==> v30 <==
Design Integration, start of the top module:
module Integration(input clk,
	 input rst,
	 output [31:0]mem_addr,
	 output [31:0]mem_wdata,
	 output mem_we,
	 input [31:0]mem_rdata
 );
==> flow/config.mk <==
export PLATFORM = sky130hd
export DESIGN_NAME = Integration
export DESIGN_NICKNAME = Integration
export VERILOG_FILES = /design/flow/design.v
export SDC_FILE = /design/flow/constraint.sdc
export NUM_CORES = 4
export LEC_CHECK = 0
export CAP_MARGIN = 20
export CORE_MARGIN = 2
export CORE_UTILIZATION = 70
export CTS_CLUSTER_SIZE = 35
export SETUP_SLACK_MARGIN = 1.35
export SLEW_MARGIN = 20
==> flow/constraint.sdc <==
create_clock -name core_clock -period 4.88 [get_ports {clk}]
set_input_delay 0.9760 -clock core_clock [delete_from_list [all_inputs] [get_ports {clk}]]
set_output_delay 0.9760 -clock core_clock [all_outputs]
set_load 0.01 [all_outputs]
run.sh (not shown) runs the stock make flow with config.mk's settings and CLKGATE_MAP_FILE=.
==> v29: changes against v30 <==
CELL_PAD_IN_SITES_DETAIL_PLACEMENT = 0   (was not set)
CELL_PAD_IN_SITES_GLOBAL_PLACEMENT = 3   (was not set)
CORE_ASPECT_RATIO = 0.56   (was not set)
CORE_MARGIN = 5   (was 2)
CORE_UTILIZATION = 29   (was 70)
CTS_CLUSTER_SIZE = 87   (was 35)
GPL_TIMING_DRIVEN = 1   (was not set)
MIN_ROUTING_LAYER = met1   (was not set)
PLACE_DENSITY_LB_ADDON = 0.29   (was not set)
SETUP_SLACK_MARGIN = 2.66   (was 1.35)
SLEW_MARGIN = 10   (was 20)
TNS_END_PERCENT = 50   (was not set)
==> flow/constraint.sdc (replaced) <==
create_clock -name core_clock -period 11.0 [get_ports {clk}]
set_input_delay 2.2000 -clock core_clock [delete_from_list [all_inputs] [get_ports {clk}]]
set_output_delay 2.2000 -clock core_clock [all_outputs]
set_load 0.01 [all_outputs]
==> run notes <==
run metrics: GR Layer Usage met3 0.696, core area 0.0386 sq mm, M2 GR Usage 0.921, Die ar. 0.0407 sq mm, last step reached global routing (5_1_grt), Pre-Place Util 0.709, grt ovf 3, stop err [ERROR GRT-0116] Global routing finished with congestion. Check the congestion regions in the DRC Viewer., DP Cell Count 2998, outcome did not finish
Source of the figures above: v30

==> run notes <==
flow finished, numbers: Logic inverters 46, antenna-violating nets left 0, M2 GR Usage 0.284, DP Cell Count 3408, Pre-Place Util 0.292, outcome no timing/DRC/antenna violations, GR Layer Usage met3 0.0347, core area 0.0937 sq mm, grt ovf 0, Residual DRC 0, Yosys top cell by area edfxtp_1, Die ar. 0.101 sq mm, commonest cells in the synthesized netlist 320 x edfxtp_1, 196 x dfrtp_1, 137 x a211oi_1
Source of the figures above: v29


========
==> job 619 <==
==> flow/design.v <==
`timescale 1ns / 1ps
module PC(input clk,input rst, 
	input [31:0]jump_address,
	input[31:0] alu_ou_result,
	input [31:0]alu_result,
	input [1:0]pc_source,
	input zero,
	input pcwrite ,
	input pcwrite_cond,
	output reg [31:0] pc_out
    );
	 wire pc_in;
	 assign pc_in=pcwrite||(zero&&pcwrite_cond);
	always@(posedge clk or posedge rst)begin
		if(rst)begin
			pc_out<=0;
		end
		else begin
			if(pc_in)begin
				case(pc_source)
					2'b00:pc_out<=pc_out+1;
					2'b01:pc_out<=alu_ou_result;
					2'b10:pc_out<=jump_address;
					default:pc_out<=alu_result;
				endcase
			end
		end
	end
endmodule
`timescale 1ns / 1ps
module Instruction_reg(input [31:0]instruction,
input IRwrite,
input clk,
input rst,
output reg[5:0]opcode,
output reg[5:0]func,
output reg[31:0]jump_address,
output reg[4:0]rs,
output reg[4:0]rt,
output reg[4:0]rd,
output reg[31:0]signextend
    );
always@(posedge clk or posedge rst)begin
	if(rst)begin
		opcode<=0;
		rs<=0;
		rt<=0;
		rd<=0;
		func<=0;
		jump_address<=0;
		signextend<=0;
	end	
	else begin
		if(IRwrite)begin
			opcode<=instruction[31:26];
			rs<=instruction[25:21];
			rt<=instruction[20:16];
			rd<=instruction[15:11];
			func<=instruction[5:0];
			jump_address<={16'b0, instruction[15:0]};
			signextend<= {{16{instruction[15]}}, instruction[15:0]};
		end	
	end 
end
endmodule
`timescale 1ns / 1ps
module memory_data_register(input [31:0]data_in,
	input clk,input rst,
	output reg [31:0]mdr_result
    );
	always@(posedge clk or posedge rst)begin
		if(rst)begin
			mdr_result<=0;
		end
		else
			mdr_result<=data_in;
	end
endmodule
`timescale 1ns / 1ps
module controlunit (
    input clk,
    input rst,
    input [5:0] opcode,
    output PCWrite,
    output IorD,
    output MemWrite,
    output IRWrite,
    output ALUSrcA,
    output [1:0] ALUSrcB,
    output [1:0] ALUOp,
    output MemtoReg,
    output RegWrite,
    output RegDst,
    output PCWriteCond,
    output MemRead,
    output [1:0] PCSource,
    output Branch
    );
  reg PCWrite_reg, IorD_reg, MemWrite_reg, IRWrite_reg, ALUSrcA_reg, MemtoReg_reg, RegWrite_reg, RegDst_reg, PCWriteCond_reg, MemRead_reg, Branch_reg;
  reg [1:0] PCSource_reg;
  reg [1:0] ALUSrcB_reg;
  reg [1:0] ALUOp_reg;
    reg [3:0] next_state, current_state;
    parameter IDLE = 4'b0000, FETCH = 4'b0001, DECODE = 4'b0010, RTYP1 = 4'b0011, RTYP2 = 4'b0100, LW = 4'b0101,
    LW1 = 4'b0110, LW2 = 4'b0111, SW = 4'b1000, SW1 = 4'b1001, BEQ = 4'b1010, JUMP = 4'b1011;
    always@(posedge clk or posedge rst)
    begin 
        if(rst)
            current_state <= IDLE;
        else
            current_state <= next_state;
    end
    always@(current_state or opcode) begin
        case(current_state)
            IDLE: next_state = FETCH;
            FETCH: next_state= DECODE;
            DECODE: 
                case(opcode)
                    6'b000000: next_state = RTYP1;
                    6'b100011: next_state = LW;
                    6'b101011: next_state = SW;
                    6'b000100: next_state = BEQ;
                    6'b001000: next_state = JUMP;
                    default: next_state = IDLE;
                endcase
            RTYP1: next_state = RTYP2;
            LW: next_state = LW1;
            LW1: next_state = LW2;
            SW: next_state = SW1;
            SW1: next_state = IDLE;
            LW2: next_state = IDLE;
            RTYP2: next_state = IDLE;
            BEQ: next_state = IDLE;
            JUMP: next_state = IDLE;
            default: next_state = IDLE;
        endcase
    end
    always@(current_state)
    begin
            PCWrite_reg = 0;
            IorD_reg = 0;
            MemWrite_reg = 0;
            IRWrite_reg = 0;
            ALUSrcA_reg = 0;
            ALUSrcB_reg = 0;
            ALUOp_reg = 0;
            MemtoReg_reg = 0;
            RegWrite_reg = 0;
            RegDst_reg = 0;
            PCWriteCond_reg = 0;
            MemRead_reg = 0;
            PCSource_reg = 0;
            Branch_reg = 0;
        case(current_state)
            FETCH: begin
                PCWrite_reg = 1;
                IRWrite_reg = 1;
                ALUSrcB_reg = 2'b01;
					 MemRead_reg=1;
            end
            DECODE: begin
                ALUSrcB_reg = 2'b11;
            end
            RTYP1: begin
                ALUSrcA_reg = 1;
                ALUOp_reg = 2'b10;
            end
            RTYP2: begin
                RegDst_reg = 1;
                RegWrite_reg = 1;
            end
            LW, SW: begin
                ALUSrcA_reg = 1;
                ALUSrcB_reg = 2'b10;
            end
            LW1: begin
                IorD_reg = 1;
                MemRead_reg = 1;
            end
            LW2: begin
                MemtoReg_reg = 1;
                RegWrite_reg = 1;
            end
            SW1: begin
                IorD_reg = 1;
                MemWrite_reg = 1;
            end
            BEQ: begin
                ALUSrcA_reg = 1;
                ALUOp_reg = 2'b01;
                PCSource_reg = 2'b01;
                PCWriteCond_reg = 1;
                Branch_reg = 1;
            end
            JUMP: begin
                PCSource_reg = 2'b10;
                PCWrite_reg = 1;
            end
        endcase
    end
    assign PCWrite = PCWrite_reg;
    assign IorD = IorD_reg;
    assign MemWrite = MemWrite_reg;
    assign IRWrite = IRWrite_reg;
    assign ALUSrcA = ALUSrcA_reg;
    assign ALUSrcB = ALUSrcB_reg;
    assign ALUOp = ALUOp_reg;
    assign MemtoReg = MemtoReg_reg;
    assign RegWrite = RegWrite_reg;
    assign RegDst = RegDst_reg;
    assign PCWriteCond = PCWriteCond_reg;
    assign MemRead = MemRead_reg;
    assign PCSource = PCSource_reg;
    assign Branch = Branch_reg;
endmodule
module Registers( input clk,input rst,
	input [4:0]rs,
	input [4:0]rt,
	input [4:0]rd,	
	input regdst,
	input regwrite,
	input memtoreg,
	input[31:0] alu_ou_result,
	input[31:0]mdr_result,
	output reg[31:0]rs_data,
	output reg[31:0]rt_data
    );
	reg [31:0] register [9:0];
	wire [4:0] wa = regdst ? rd : rt;
	always@(*)begin
		if(rst)begin
			rs_data=0;
			rt_data=0;
		end
		else begin
			rs_data=(rs<5'd10)?register[rs]:32'b0;
			rt_data=(rt<5'd10)?register[rt]:32'b0;
		end
	end
	always@(posedge clk)begin
		if(regwrite && wa<5'd10)begin
			if(memtoreg)begin
				register[wa]<=mdr_result;
			end
			else
				register[wa]<=alu_ou_result;
		end
	end
endmodule
module registerA(input clk,input rst, input [31:0]rs_data,
	output reg[31:0]A_out
    );
	always@(posedge clk or posedge rst)begin
		if(rst)
			A_out<=0;
		else
			A_out<=rs_data;
	end
endmodule
module registerB(input clk,input rst, input [31:0]rt_data,
	output reg[31:0]B_out
    );
	always@(posedge clk or posedge rst)begin
		if(rst)
			B_out<=0;
		else
			B_out<=rt_data;
	end
endmodule
module Alu_Control(input clk,input rst,
	input [5:0]func,
	input[1:0]alu_op,
	output reg[3:0] alu_control
    );
	always @(*) begin
    if (rst) begin
        alu_control = 4'b0000;
    end
    else begin
        case (alu_op)
            2'b10: case (func)
                6'b000000: alu_control = 4'b0010;
                6'b000001: alu_control = 4'b0110;
                6'b000010: alu_control = 4'b0000;
                default: alu_control = 4'b0010;
            endcase
            2'b01: alu_control = 4'b0110;
            2'b11: alu_control = 4'b0010;
            default: alu_control = 4'b0010;
        endcase
    end
end
endmodule
module ALU(alu_result,zero,clk,inputA,inputB,signextend,pc,alu_control,alu_src_A,alu_src_B);
  output reg [31:0] alu_result;
  output reg zero;
  input clk;
  input wire [31:0] inputA,inputB;
  input wire [31:0] signextend;
  input wire [31:0]pc;
  input wire [3:0] alu_control;
  input wire alu_src_A;
  input wire [1:0]alu_src_B;
 reg [31:0] input1,input2;
  always@(*)begin
	if(alu_src_A)
		input1=inputA;
	else
		input1=pc;
  end
  always@(*)begin
	case(alu_src_B)
		2'b00:input2=inputB;
		2'b01:input2=1;
		default:input2=signextend;
	endcase	
  end
  always @(*)
      begin
          case (alu_control)
          4'b0010: alu_result = input1 + input2; 
          4'b0110: alu_result = input1 - input2; 
          4'b0000: alu_result = input1 & input2; 
          4'b0001: alu_result = input1 | input2; 
          4'b1100: alu_result = ~(input1 | input2); 
          4'b1001: alu_result = input2 << input1 ; 
          default: alu_result = input1 + input2;
       endcase
      end
  always@(alu_result)       
    begin
      if(alu_result == 32'h0000_0000)
            zero = 1'b1;
        else
            zero = 1'b0;
    end
endmodule
`timescale 1ns / 1ps
module ALUreg(input[31:0]alu_result,
	input clk,input rst,
	output reg[31:0]alu_ou_result
    );
	always@(posedge clk or posedge rst)begin
		if(rst)
			alu_ou_result<=0;
		else
			alu_ou_result<=alu_result;
	end
endmodule
`timescale 1ns / 1ps
module Integration(input clk,
	 input rst,
	 output [31:0]mem_addr,
	 output [31:0]mem_wdata,
	 output mem_we,
	 input [31:0]mem_rdata
 );
 	wire [5:0]func;
	wire [31:0]signextend;
	wire [31:0]rs_data;
	wire [31:0]rt_data;
	 wire [31:0]mdr_result;
	 wire [31:0]A_out;
	  wire [31:0]B_out;
	  wire [31:0]alu_ou_result;
	   wire[3:0]alu_control;
	 wire zero;
	 wire [31:0]instruction;
	 wire [31:0]pc_out;
	 wire [31:0]jump_address;
	 wire [31:0]alu_result;
	 wire [5:0] opcode;
	 wire [4:0] rs;
	 wire [4:0] rt;
	 wire [4:0] rd;
	 wire PCWrite;
	 wire IorD;
	 wire MemWrite;
	 wire IRWrite;
	 wire ALUSrcA;
	 wire [1:0] ALUSrcB;
	 wire [1:0] ALUOp;
	 wire MemtoReg;
	 wire RegWrite;
	 wire RegDst;
	 wire PCWriteCond;
	 wire MemRead;
	 wire [1:0] PCSource;
	 wire Branch;
	assign instruction = mem_rdata;
	assign mem_addr = IorD ? alu_ou_result : pc_out;
	assign mem_wdata = B_out;
	assign mem_we = MemWrite;
PC pc (
    .clk(clk), 
    .rst(rst), 
    .jump_address(jump_address),
    .alu_ou_result(alu_ou_result),
    .alu_result(alu_result),
    .pc_source(PCSource), 
    .zero(zero),
    .pcwrite(PCWrite), 
    .pcwrite_cond(PCWriteCond),
    .pc_out(pc_out)
    );
	Instruction_reg IR (
    .instruction(instruction), 
    .IRwrite(IRWrite), 
    .clk(clk), 
    .rst(rst), 
    .opcode(opcode), 
    .func(func), 
    .jump_address(jump_address), 
    .rs(rs), 
    .rt(rt), 
    .rd(rd), 
    .signextend(signextend)
    );
	 memory_data_register mdr (
    .data_in(mem_rdata), 
    .clk(clk), 
    .rst(rst), 
    .mdr_result(mdr_result)
    );
	 controlunit control (
    .clk(clk), 
    .rst(rst), 
    .opcode(opcode), 
    .PCWrite(PCWrite), 
    .IorD(IorD), 
    .MemWrite(MemWrite), 
    .IRWrite(IRWrite), 
    .ALUSrcA(ALUSrcA), 
    .ALUSrcB(ALUSrcB), 
    .ALUOp(ALUOp), 
    .MemtoReg(MemtoReg), 
    .RegWrite(RegWrite), 
    .RegDst(RegDst), 
    .PCWriteCond(PCWriteCond), 
    .MemRead(MemRead), 
    .PCSource(PCSource), 
    .Branch(Branch)
    );
	Registers registermem (
    .clk(clk), 
    .rst(rst), 
    .rs(rs), 
    .rt(rt), 
    .rd(rd), 
    .regdst(RegDst), 
    .regwrite(RegWrite), 
    .memtoreg(MemtoReg), 
    .alu_ou_result(alu_ou_result), 
    .mdr_result(mdr_result), 
    .rs_data(rs_data), 
    .rt_data(rt_data)
    );
	 registerA Areg (
    .clk(clk), 
    .rst(rst), 
    .rs_data(rs_data), 
    .A_out(A_out)
    );
	 registerB Breg (
    .clk(clk), 
    .rst(rst), 
    .rt_data(rt_data), 
    .B_out(B_out)
    );
	Alu_Control alu_cont(
    .clk(clk), 
    .rst(rst), 
    .func(func), 
    .alu_op(ALUOp), 
    .alu_control(alu_control)
    );
	ALU alu (
    .alu_result(alu_result), 
    .zero(zero), 
	 .clk(clk),
    .inputA(A_out), 
    .inputB(B_out), 
    .signextend(signextend), 
    .pc(pc_out), 
    .alu_control(alu_control), 
    .alu_src_A(ALUSrcA), 
    .alu_src_B(ALUSrcB)
    );
	 ALUreg alureg (
    .alu_result(alu_result), 
    .clk(clk), 
    .rst(rst), 
    .alu_ou_result(alu_ou_result)
    );
endmodule
==> flow/run.sh <==
#!/bin/bash
# the make line also repeats each setting of config.mk as NAME=value (left out here)
make -C /OpenROAD-flow-scripts/flow DESIGN_CONFIG=/design/flow/config.mk WORK_HOME=/design/flow/orfs CLKGATE_MAP_FILE= finish
==> flow/config.mk <==
export PLATFORM = sky130hd
export DESIGN_NAME = Integration
export DESIGN_NICKNAME = Integration
export VERILOG_FILES = /design/flow/design.v
export SDC_FILE = /design/flow/constraint.sdc
export NUM_CORES = 4
export LEC_CHECK = 0
export ABC_AREA = 1
export CAP_MARGIN = 20
export CELL_PAD_IN_SITES_DETAIL_PLACEMENT = 2
export CELL_PAD_IN_SITES_GLOBAL_PLACEMENT = 2
export CORE_MARGIN = 6
export CORE_UTILIZATION = 40
export CTS_CLUSTER_DIAMETER = 239
export GPL_TIMING_DRIVEN = 0
export HOLD_SLACK_MARGIN = 0.16
export MAX_ROUTING_LAYER = met4
export PLACE_DENSITY_LB_ADDON = 0.22
export SETUP_SLACK_MARGIN = 0.0
export SLEW_MARGIN = 20
export TNS_END_PERCENT = 95
==> flow/constraint.sdc <==
create_clock -name core_clock -period 8.49 [get_ports {clk}]
set_input_delay 1.6980 -clock core_clock [delete_from_list [all_inputs] [get_ports {clk}]]
set_output_delay 1.6980 -clock core_clock [all_outputs]
set_load 0.01 [all_outputs]
==> job 2558 (differences from job 619) <==
Settings changed: ABC_AREA 1 to not set, CELL_PAD_IN_SITES_DETAIL_PLACEMENT 2 to not set, CELL_PAD_IN_SITES_GLOBAL_PLACEMENT 2 to not set, CORE_MARGIN 6 to 2, CORE_UTILIZATION 40 to 65, CTS_CLUSTER_DIAMETER 239 to not set, CTS_CLUSTER_SIZE set to 41, GPL_TIMING_DRIVEN 0 to not set, HOLD_SLACK_MARGIN 0.16 to not set, MAX_ROUTING_LAYER met4 to not set, PLACE_DENSITY_LB_ADDON 0.22 to not set, SETUP_SLACK_MARGIN 0.0 to 1.59, TNS_END_PERCENT 95 to not set.
==> flow/constraint.sdc (replaced) <==
create_clock -name core_clock -period 6.27 [get_ports {clk}]
set_input_delay 1.2540 -clock core_clock [delete_from_list [all_inputs] [get_ports {clk}]]
set_output_delay 1.2540 -clock core_clock [all_outputs]
set_load 0.01 [all_outputs]
==> job 8150 (differences from job 619) <==
Settings changed: ABC_AREA 1 to not set, CAP_MARGIN 20 to 5, CELL_PAD_IN_SITES_DETAIL_PLACEMENT 2 to not set, CELL_PAD_IN_SITES_GLOBAL_PLACEMENT 2 to not set, CORE_MARGIN 6 to 2, CORE_UTILIZATION 40 to 68, CTS_CLUSTER_DIAMETER 239 to not set, CTS_CLUSTER_SIZE set to 41, GPL_TIMING_DRIVEN 0 to not set, HOLD_SLACK_MARGIN 0.16 to not set, MAX_ROUTING_LAYER met4 to not set, PLACE_DENSITY_LB_ADDON 0.22 to not set, SETUP_SLACK_MARGIN 0.0 to -0.44, TNS_END_PERCENT 95 to not set.
==> flow/constraint.sdc (replaced) <==
create_clock -name core_clock -period 5.0 [get_ports {clk}]
set_input_delay 1.0000 -clock core_clock [delete_from_list [all_inputs] [get_ports {clk}]]
set_output_delay 1.0000 -clock core_clock [all_outputs]
set_load 0.01 [all_outputs]
==> qor summary <==
| quantity | job 8150 | job 2558 | job 619 |
|---|---|---|---|
| Outcome | complete, but fails checks | complete, no violations | complete, no violations |
| Layout check failures | negative setup slack | - | - |
| GR Util All Layers | 56.0% | 40.6% | 37.6% |
| Simple-gate share of the synthesized area | 8.71% | 8.71% | 21.2% |
| Wire length of the first global-routing pass | 167000 um | 131000 um | 210000 um |
| Unrepaired setup endpoints after global routing | true | true | false |
| Height of the die | 205 um | 209 um | 277 um |
| Via-per-instance ratio | 8.14 | 7.35 | 6.17 |
| Logic share of the area | 38.4% | 40.7% | 35.3% |
| Slowest library cell on the worst path | dfrtp_1 | dfrtp_1 | nor2_1 |
| Buf+Inv Stages, Crit Path | 3 | 4 | 5 |
| Area fraction in xor and xnor cells | 1.69% | 1.69% | 1.03% |
| Final Core Density | 86.4% | 77.9% | 47.2% |
| Post-route cell area | 0.0343 sq mm | 0.0325 sq mm | 0.0325 sq mm |
| Sequential cell area | 0.0145 sq mm | 0.0145 sq mm | 0.0145 sq mm |
| Multi-input gate area | 0.0132 sq mm | 0.0132 sq mm | 0.0115 sq mm |
| Dpl hpwl | 66400 um | 57600 um | 109000 um |
| Yosys top cell area share | 35.1% | 35.1% | 34.3% |
| Worst Setup EP | pc.pc_out[1] | pc.pc_out[17] | pc.pc_out[4] |
| Tapcells | 525 | 539 | 931 |
| Die ar. | 0.0419 sq mm | 0.0438 sq mm | 0.0765 sq mm |
